Setup of run B:
Design processor, start of the top module:
module processor
(
	output reg w_en,
	output reg done,
	output reg [7:0] addr,
	output reg [31:0] data_out,
	input clk,
	input rst_n,
	input start,
	input [31:0] data_in
);
clock: 5.65 ns
lec_check: 0
cap_margin: 20
cell_pad_in_sites_detail_placement: 0
core_aspect_ratio: 0.89
core_margin: 2
core_utilization: 40
cts_cluster_diameter: 344
hold_slack_margin: 0.05
place_density_lb_addon: 0.1
setup_slack_margin: 0.97
slew_margin: 15
run.sh (not shown) runs the stock make flow with config.mk's settings and CLKGATE_MAP_FILE=.
### run B -> run X
# run B
export LEC_CHECK = 0
export CAP_MARGIN = 20
export CELL_PAD_IN_SITES_DETAIL_PLACEMENT = 0
export CORE_ASPECT_RATIO = 0.89
export CORE_MARGIN = 2
export CORE_UTILIZATION = 40
export CTS_CLUSTER_DIAMETER = 344
export HOLD_SLACK_MARGIN = 0.05
export PLACE_DENSITY_LB_ADDON = 0.1
export SETUP_SLACK_MARGIN = 0.97
export SLEW_MARGIN = 15
create_clock -name core_clock -period 5.65 [get_ports {clk}]
# run X
export LEC_CHECK = 0
export ABC_AREA = 1
export CAP_MARGIN = 20
export CORE_MARGIN = 2
export CORE_UTILIZATION = 70
export CTS_CLUSTER_DIAMETER = 102
export GPL_ROUTABILITY_DRIVEN = 0
export GPL_TIMING_DRIVEN = 1
export MAX_ROUTING_LAYER = met4
export PLACE_DENSITY_LB_ADDON = 0.1
export SLEW_MARGIN = 20
create_clock -name core_clock -period 4.86 [get_ports {clk}]
[summary]
- No final results exist for run X, since it was stopped by error DRT-0255 during 5_2_route.
- Sequential cell area fraction in the yosys report (run X over run B): decrease, 1.3 points
- Looking at mapped cell area across run X and run B, the one that comes out lower is run B.
- Run X vs. run B: placed cell count went up by 238.
- NOTE number of rows created at floorplan run B->run X decreased by more than 10%
- In the metrics for run X and run B, the one carrying the lower post-place setup slack is run X.

========
Starting RTL as in the previous note.
clock: 7.0 ns
lec_check: 0
cap_margin: 20
core_margin: 3
core_utilization: 50
cts_cluster_diameter: 101
cts_cluster_size: 100
hold_slack_margin: -0.06
place_density: 0.37
slew_margin: 20
The baseline passed the timing, DRC and antenna checks.
Next try:
Settings changed: ABC_AREA set to 1, CTS_CLUSTER_DIAMETER 101 to 279, SETUP_SLACK_MARGIN set to 2.04.
Sequential share of layout area decreases by 1.1 points.
Wire length increases by roughly a tenth.
Hold slack got worse by 12 ps.
Worst setup slack improved by 740 ps.
Global-route usage increases by 0.83 points.
Clock-buffer cell count decreases by 1.
Design area increases by roughly a tenth.
Next try:
Settings changed: ABC_AREA 1 to unset, CORE_MARGIN 3 to 2, CORE_UTILIZATION 50 to 40, CTS_CLUSTER_DIAMETER 279 to unset, CTS_CLUSTER_SIZE 100 to unset, HOLD_SLACK_MARGIN -0.06 to unset, PLACE_DENSITY 0.37 to unset, SETUP_SLACK_MARGIN 2.04 to unset.
Clock period 7.0 ns to 5.61 ns, I/O delays scaled along.
Effect: The new run produced a clean layout; maximum frequency goes down by 11%; sequential cell count is unchanged; clock skew barely changes; register-to-register slack degrades by 2000 ps.
Next try:
Settings changed: CORE_UTILIZATION 40 to 72, PLACE_DENSITY_LB_ADDON set to 0.25, SETUP_SLACK_MARGIN set to 0.74.
Clock period 5.61 ns to 6.55 ns, I/O delays scaled along.
After rerunning: The changed run passed the timing, DRC and antenna checks. Die size drops by 44%. Routed wire length goes down by 5.7%. Clock-buffer cell count does not change. Core utilization goes up by 35 points. Final area decreases by 2.8%. Worst setup slack is better by 710 ps. Critical path depth is higher by 2.

========
== run 1 ==
The RTL this note starts from:
==> flow/design.v <==
module processor
(
	output reg w_en,
	output reg done,
	output reg [7:0] addr,
	output reg [31:0] data_out,
	input clk,
	input rst_n,
	input start,
	input [31:0] data_in
);
	parameter RESET = 3'd0;
	parameter READ_DATA = 3'd1;
	parameter READ_INSTRUCTON = 3'd2;
	parameter DELAY = 3'd3;
	parameter EXECUTE = 3'd4;
	parameter ADD = 3'd0;
	parameter SUB = 3'd1;
	parameter MUL = 3'd2;
	parameter TR = 3'd3;
	parameter DET = 3'd4;
	reg [2:0] cs,ns;
	reg [1:0] read_data_counter;
	reg [3:0] a11,a12,a21,a22,b11,b12,b21,b22;
	always@(posedge clk or negedge rst_n)begin
		if(~rst_n) cs <= RESET;
		else cs <= ns;
	end
	always@(*)begin
		case(cs)
			RESET : ns = (start & rst_n) ? READ_DATA : RESET;
			READ_DATA : ns = (read_data_counter == 2) ? READ_INSTRUCTON : READ_DATA;
			READ_INSTRUCTON : ns = DELAY;
			DELAY : ns = EXECUTE;
			EXECUTE : ns = RESET;
			default : ns = RESET;
		endcase
	end
	always@(posedge clk or negedge rst_n)begin
		if(~rst_n)begin
			done <= 0;
			w_en <= 0;
			addr <= 8'd255;
			data_out <= 0;
			read_data_counter <= 0;
			a11 <= 0;
			a12 <= 0;
			a21 <= 0; 
			a22 <= 0;
			b11 <= 0;
			b12 <= 0;
			b21 <= 0;
			b22 <= 0;	
		end
		else begin
			case(ns)
				RESET : begin
					done <= 0;
					w_en <= 0;
					addr <= 8'd255;
					data_out <= 0;
					read_data_counter <= 0;
					a11 <= 0;
					a12 <= 0;
					a21 <= 0; 
					a22 <= 0;
					b11 <= 0;
					b12 <= 0;
					b21 <= 0;
					b22 <= 0;
				end
				READ_DATA : begin
					done <= 0;
					w_en <= 0;
					addr <= 8'd255;
					data_out <= 0;
					read_data_counter <= read_data_counter + 1;
					a11 <= data_in[3:0];
					a12 <= data_in[7:4];
					a21 <= data_in[11:8]; 
					a22 <= data_in[15:12];
					b11 <= data_in[19:16];
					b12 <= data_in[23:20];
					b21 <= data_in[27:24];
					b22 <= data_in[31:28];
				end
				READ_INSTRUCTON : begin
					done <= 0;
					w_en <= 0;
					addr <= 0;
					data_out <= 0;
					read_data_counter <= 0;
					a11 <= a11;
					a12 <= a12;
					a21 <= a21; 
					a22 <= a22;
					b11 <= b11;
					b12 <= b12;
					b21 <= b21;
					b22 <= b22;
				end
				DELAY : begin
					done <= done;
					w_en <= w_en;
					addr <= addr;
					data_out <= 0;
					read_data_counter <= 0;
					a11 <= a11;
					a12 <= a12;
					a21 <= a21; 
					a22 <= a22;
					b11 <= b11;
					b12 <= b12;
					b21 <= b21;
					b22 <= b22;
				end
				EXECUTE : begin
					addr <= data_in[7:0];
					read_data_counter <= read_data_counter;
					a11 <= a11;
					a12 <= a12;
					a21 <= a21; 
					a22 <= a22;
					b11 <= b11;
					b12 <= b12;
					b21 <= b21;
					b22 <= b22;
					case(data_in[31:29])
						ADD : begin
							done <= 1;
							w_en <= 1;
							data_out [7:0] <= $signed(a11) + $signed(b11);
							data_out [15:8] <= $signed(a12) + $signed(b12);
							data_out [23:16] <= $signed(a21) + $signed(b21);
							data_out [31:24] <= $signed(a22) + $signed(b22);
						end
						SUB : begin
							done <= 1;
							w_en <= 1;
							data_out [7:0] <= $signed(a11) - $signed(b11);
							data_out [15:8] <= $signed(a12) - $signed(b12);
							data_out [23:16] <= $signed(a21) - $signed(b21);
							data_out [31:24] <= $signed(a22) - $signed(b22);
						end
						MUL : begin
							done <= 1;
							w_en <= 1;
							data_out [7:0] <= ($signed(a11) * $signed(b11)) + ($signed(a12) * $signed(b21));
							data_out [15:8] <= ($signed(a11) * $signed(b12)) + ($signed(a12) * $signed(b22));
							data_out [23:16] <= ($signed(a21) * $signed(b11)) + ($signed(a22) * $signed(b21));
							data_out [31:24] <= ($signed(a21) * $signed(b12)) + ($signed(a22) * $signed(b22));
						end
						TR : begin
							done <= 1;
							w_en <= 1;
							data_out [7:0] <= {a11[3],a11[3],a11[3],a11[3],a11};
							data_out [15:8] <= {a21[3],a21[3],a21[3],a21[3],a21};
							data_out [23:16] <= {a12[3],a12[3],a12[3],a12[3],a12};
							data_out [31:24] <= {a22[3],a22[3],a22[3],a22[3],a22};
						end
						DET : begin
							done <= 1;
							w_en <= 1;
							data_out <= ($signed(a11) * $signed(a22)) - ($signed(a12) * $signed(a21));
						end
						default : begin
							done <= 0;
							w_en <= 0;
						end
					endcase
				end
			endcase
		end
	end
endmodule
Settings: LEC_CHECK=0, CAP_MARGIN=20, CELL_PAD_IN_SITES_DETAIL_PLACEMENT=1, CORE_MARGIN=9, CORE_UTILIZATION=43, CTS_CLUSTER_SIZE=41, GPL_TIMING_DRIVEN=1, PLACE_DENSITY_LB_ADDON=0.04, SETUP_SLACK_MARGIN=0.93, SLEW_MARGIN=20; clock period 3.38 ns.
Run 1 had finished all stages when the layout checks came back failing, citing negative setup slack.
The inputs of run 2 differ from those of run 1 as listed below.
Settings: an added CTS_CLUSTER_DIAMETER of 102; a change of CORE_MARGIN from 9 to 2; a deleted SETUP_SLACK_MARGIN that had been 0.93; a deleted CELL_PAD_IN_SITES_DETAIL_PLACEMENT that had been 1; a change of CORE_UTILIZATION from 43 to 54; a deleted CTS_CLUSTER_SIZE that had been 41; a change of PLACE_DENSITY_LB_ADDON from 0.04 to 0.29; an added GPL_ROUTABILITY_DRIVEN of 0; a change of the clock period (ns, I/O delays scaled along) from 3.38 to 7.21.
==> results <==
Of run 2 and run 1, just one finished clean: run 2. Complete run, failing final checks: run 1, reason negative setup slack. Comparing run 2 against run 1, there is no change at all in number of distinct library cells after synthesis. Run 2: cell depth of the worst setup path 2 above run 1. Sort run 2 and run 1 by buffer share of cell area, ascending, and run 2 comes first. The slew at the pin closest to its max-slew limit in run 2 sits 0.0055 ns below the value recorded for run 1. Compared with run 1, run 2 has extra setup slack.
Inputs modified between run 2 and run 3:
Settings: CTS_CLUSTER_SIZE: unset -> 32; PLACE_DENSITY_LB_ADDON: 0.29 -> unset; CORE_UTILIZATION: 54 -> 71; CAP_MARGIN: 20 -> 5; ABC_AREA: unset -> 1; PLACE_DENSITY: unset -> 0.37; the clock period (ns, I/O delays scaled along): 7.21 -> 4.46.
==> comparison <==
In run 3 the implementation ran to completion but is not tape-out ready, as the final checks report negative setup slack. Critical-path maximum fanout: run 3 < run 2. Overall routed net length: run 3 > run 2. [compare] base=run 2 new=run 3: total area of multi-input combinational cells higher, period utilization went up by 27 points, worst setup margin fell by 1.86 ns.
### run 3 -> run 4
Settings: an added SETUP_SLACK_MARGIN of 2.16; a change of CTS_CLUSTER_SIZE from 32 to 98; a change of CTS_CLUSTER_DIAMETER from 102 to 298; a change of CAP_MARGIN from 5 to 20; a change of PLACE_DENSITY from 0.37 to 0.42; a change of the clock period (ns, I/O delays scaled along) from 4.46 to 7.21.
Results
Having completed the whole flow, run 4 delivered a layout that passed the timing, DRC and antenna checks. Between run 4 and run 3, it is run 4 whose met3 track demand over resource is higher, by 0.33 points. Worst setup path startpoint = a11[3]: run 3; worst setup path startpoint = a22[0]: run 4. Between run 3 and run 4, post-cts gate resize count decreased. Looking at summed area of non-filler cells in the final layout across run 3 and run 4, the one that comes out lower is run 4.
### run 4 -> run 5
Settings: CTS_CLUSTER_DIAMETER no longer set, was 298; SETUP_SLACK_MARGIN now 1.18, was 2.16; GPL_ROUTABILITY_DRIVEN no longer set, was 0; PLACE_DENSITY no longer set, was 0.42; ABC_AREA no longer set, was 1; GPL_TIMING_DRIVEN no longer set, was 1; CTS_CLUSTER_SIZE no longer set, was 98; CORE_UTILIZATION now 58, was 71; the clock period (ns, I/O delays scaled along) now 4.88, was 7.21.
==> results <==
Run 5: full flow OK, the timing, DRC and antenna checks passed. Against run 4, run 5 comes in 3.0 points lower on fraction of met1 tracks used by global routing. Run 5 vs run 4 — count of instantiated cells in the yosys netlist dropped by more than 10%. Max via count of the first global-routing pass across run 4 and run 5: run 4. Die outline area, run 4 and run 5: larger value in run 5. Looking at wire length, run 5 sits below run 4. The lower final clock period utilization by the worst path came out of run 4. Against run 4, run 5 comes in 59 higher on non-clock buffer count. From run 4 to run 5, total count of hold-check failures in the final report did not move at all. There was hardly any difference in final setup skew between run 4 and run 5. Run 5 vs run 4 — post-layout worst setup margin dropped 2.11 ns.
For run 6, these inputs were changed with respect to run 5:
Settings: CTS_CLUSTER_DIAMETER now 28, previously not set; MAX_ROUTING_LAYER now met4, previously not set; CORE_UTILIZATION now 70, was 58.
Results
- Via count up 5.7% in run 6 wrt run 5
- Relative area change from synthesis to final layout, run 5 and run 6: smaller value in run 6
- Run 5 → run 6: clock-pin slew on the worst setup and hold paths essentially unchanged, worst setup slack went up 0.041 ns, share of the clock period used by the worst path after layout down 0.83 points.
- Compared with run 5, run 6 shows post-layout utilization of the core higher by 13 points.
- The global-route usage of run 6 exceeds that of run 5 by 7.9 points.

========
RTL: the design.v shown in full above, as it stands there.
==> flow/config.mk <==
export PLATFORM = sky130hd
export DESIGN_NAME = processor
export DESIGN_NICKNAME = processor
export VERILOG_FILES = /design/flow/design.v
export SDC_FILE = /design/flow/constraint.sdc
export NUM_CORES = 4
export LEC_CHECK = 0
export ABC_AREA = 1
export CAP_MARGIN = 15
export CORE_MARGIN = 2
export CORE_UTILIZATION = 35
export CTS_CLUSTER_DIAMETER = 354
export CTS_CLUSTER_SIZE = 99
export GPL_ROUTABILITY_DRIVEN = 0
export GPL_TIMING_DRIVEN = 1
export HOLD_SLACK_MARGIN = -0.09
export MAX_ROUTING_LAYER = met5
export MIN_ROUTING_LAYER = met2
export PLACE_DENSITY_LB_ADDON = 0.29
export SLEW_MARGIN = 20
export TNS_END_PERCENT = 45
==> flow/constraint.sdc <==
create_clock -name core_clock -period 3.3 [get_ports {clk}]
set_input_delay 0.6600 -clock core_clock [delete_from_list [all_inputs] [get_ports {clk}]]
set_output_delay 0.6600 -clock core_clock [all_outputs]
set_load 0.01 [all_outputs]
The baseline reached the layout checks and failed them: negative setup slack.
Then changed:
ABC_AREA = unset   (was 1)
CAP_MARGIN = 20   (was 15)
CORE_UTILIZATION = 58   (was 35)
CTS_CLUSTER_DIAMETER = 102   (was 354)
CTS_CLUSTER_SIZE = unset   (was 99)
HOLD_SLACK_MARGIN = unset   (was -0.09)
MAX_ROUTING_LAYER = unset   (was met5)
MIN_ROUTING_LAYER = unset   (was met2)
PLACE_DENSITY = 0.37   (was unset)
PLACE_DENSITY_LB_ADDON = unset   (was 0.29)
TNS_END_PERCENT = unset   (was 45)
clock period = 4.46 ns   (was 3.3 ns; I/O delays follow)
The new run ran to the end with violations: negative setup slack.
Core utilization is higher by 26 points.
Setup slack gains 1000 ps.
Area after synthesis is lower by 7.3%.
Wire length is lower by 19%.
Fmax is lower by 2.5%.
Then changed:
ABC_AREA = 1   (was unset)
CAP_MARGIN = 0   (was 20)
CORE_UTILIZATION = 71   (was 58)
CTS_CLUSTER_SIZE = 32   (was unset)
PLACE_DENSITY = unset   (was 0.37)
PLACE_DENSITY_LB_ADDON = 0.24   (was unset)
SLEW_MARGIN = 40   (was 20)
What happened:
- The new run ran to the end with violations: negative setup slack
- utilization increases by 14 points
- final area increases by a few percent
- worst setup slack gets worse by 240 ps
- critical path depth increases by 5
- register-to-register slack gets worse by 240 ps
- cell count increases by about a fifth
- non-clock buffer count decreases by 19
- via count increases by a quarter to a third
- synthesized area increases by a little under a tenth
- sequential share of layout area decreases by 0.78 points

========
Setup of v7:
RTL: the design.v shown in full above, as it stands there.
Settings: LEC_CHECK=0, CAP_MARGIN=20, CORE_MARGIN=2, CORE_UTILIZATION=72, CTS_CLUSTER_DIAMETER=28, CTS_CLUSTER_SIZE=14, HOLD_SLACK_MARGIN=-0.05, MAX_ROUTING_LAYER=met4, PLACE_DENSITY_LB_ADDON=0.24, SETUP_SLACK_MARGIN=1.18, SLEW_MARGIN=20, TNS_END_PERCENT=5; clock period 4.88 ns.
> inputs changed (v7 -> v53)
- ABC_AREA: unset -> 1
- PLACE_DENSITY_LB_ADDON: 0.24 -> unset
- HOLD_SLACK_MARGIN: -0.05 -> unset
- TNS_END_PERCENT: 5 -> unset
- SETUP_SLACK_MARGIN: 1.18 -> 0.44
- CTS_CLUSTER_SIZE: 14 -> 74
- the clock period (ns, I/O delays scaled along): 4.88 -> 4.7
- Between v7 and v53, the difference in worst hold slack is negligible.
- v53 vs v7: count of inserted tapcells up by a few percent
- Post-route fraction of the period consumed by the critical path on v53 is up relative to v7.
- v53 had finished all stages when the layout checks came back failing, citing negative setup slack.
- Between v7 and v53, the flow reports routed length on met3 increasing by more than half.
- Fraction of met3 tracks used by global routing was higher in the run labelled v53.
- Netlist area before placement (v7 / v53): 0.927
- Summary of v53 over v7: headroom to the max-slew limit moved up; number of levels in the clock H-tree did not really move.
- The final cell count in v53 is 1.3 times that in v7.
Input changes introduced in v29 (baseline for comparison: v53):
- clearing CTS_CLUSTER_DIAMETER, which used to be 28
- clearing ABC_AREA, which used to be 1
- clearing CTS_CLUSTER_SIZE, which used to be 74
- swapping 72 for 25 in CORE_UTILIZATION
- clearing MAX_ROUTING_LAYER, which used to be met4
- clearing SETUP_SLACK_MARGIN, which used to be 0.44
- swapping 4.7 for 5.61 in the clock period (ns, I/O delays scaled along)
Findings:
v29 reached the end of the flow, and the finished layout is clean on the timing, DRC and antenna checks.
In the reports for v29 and v53, the larger met1 routing resource usage after global routing belongs to v53.
Critical path depth: v29 vs v53 down 5
v29 does better than v53 on netlist area before placement.
On total area of multi-input combinational cells, the higher figure sits with v53, not v29.
Higher area overhead of the layout relative to synthesis was reported by v53, not v29.
Setup slack: v29 more than v53
Compared with v53, v29 shows number of post-CTS setup repair buffers lower by 29.
Against v53 as the reference, v29 delivers a higher sequential share of layout area.
Final non-filler cell area, v29 and v53, higher one = v53.
v29 vs v53: required time of the critical path up in v29
When v29 is set beside v53, its worst hold slack across all endpoints turns out to be 0.0049 ns smaller.
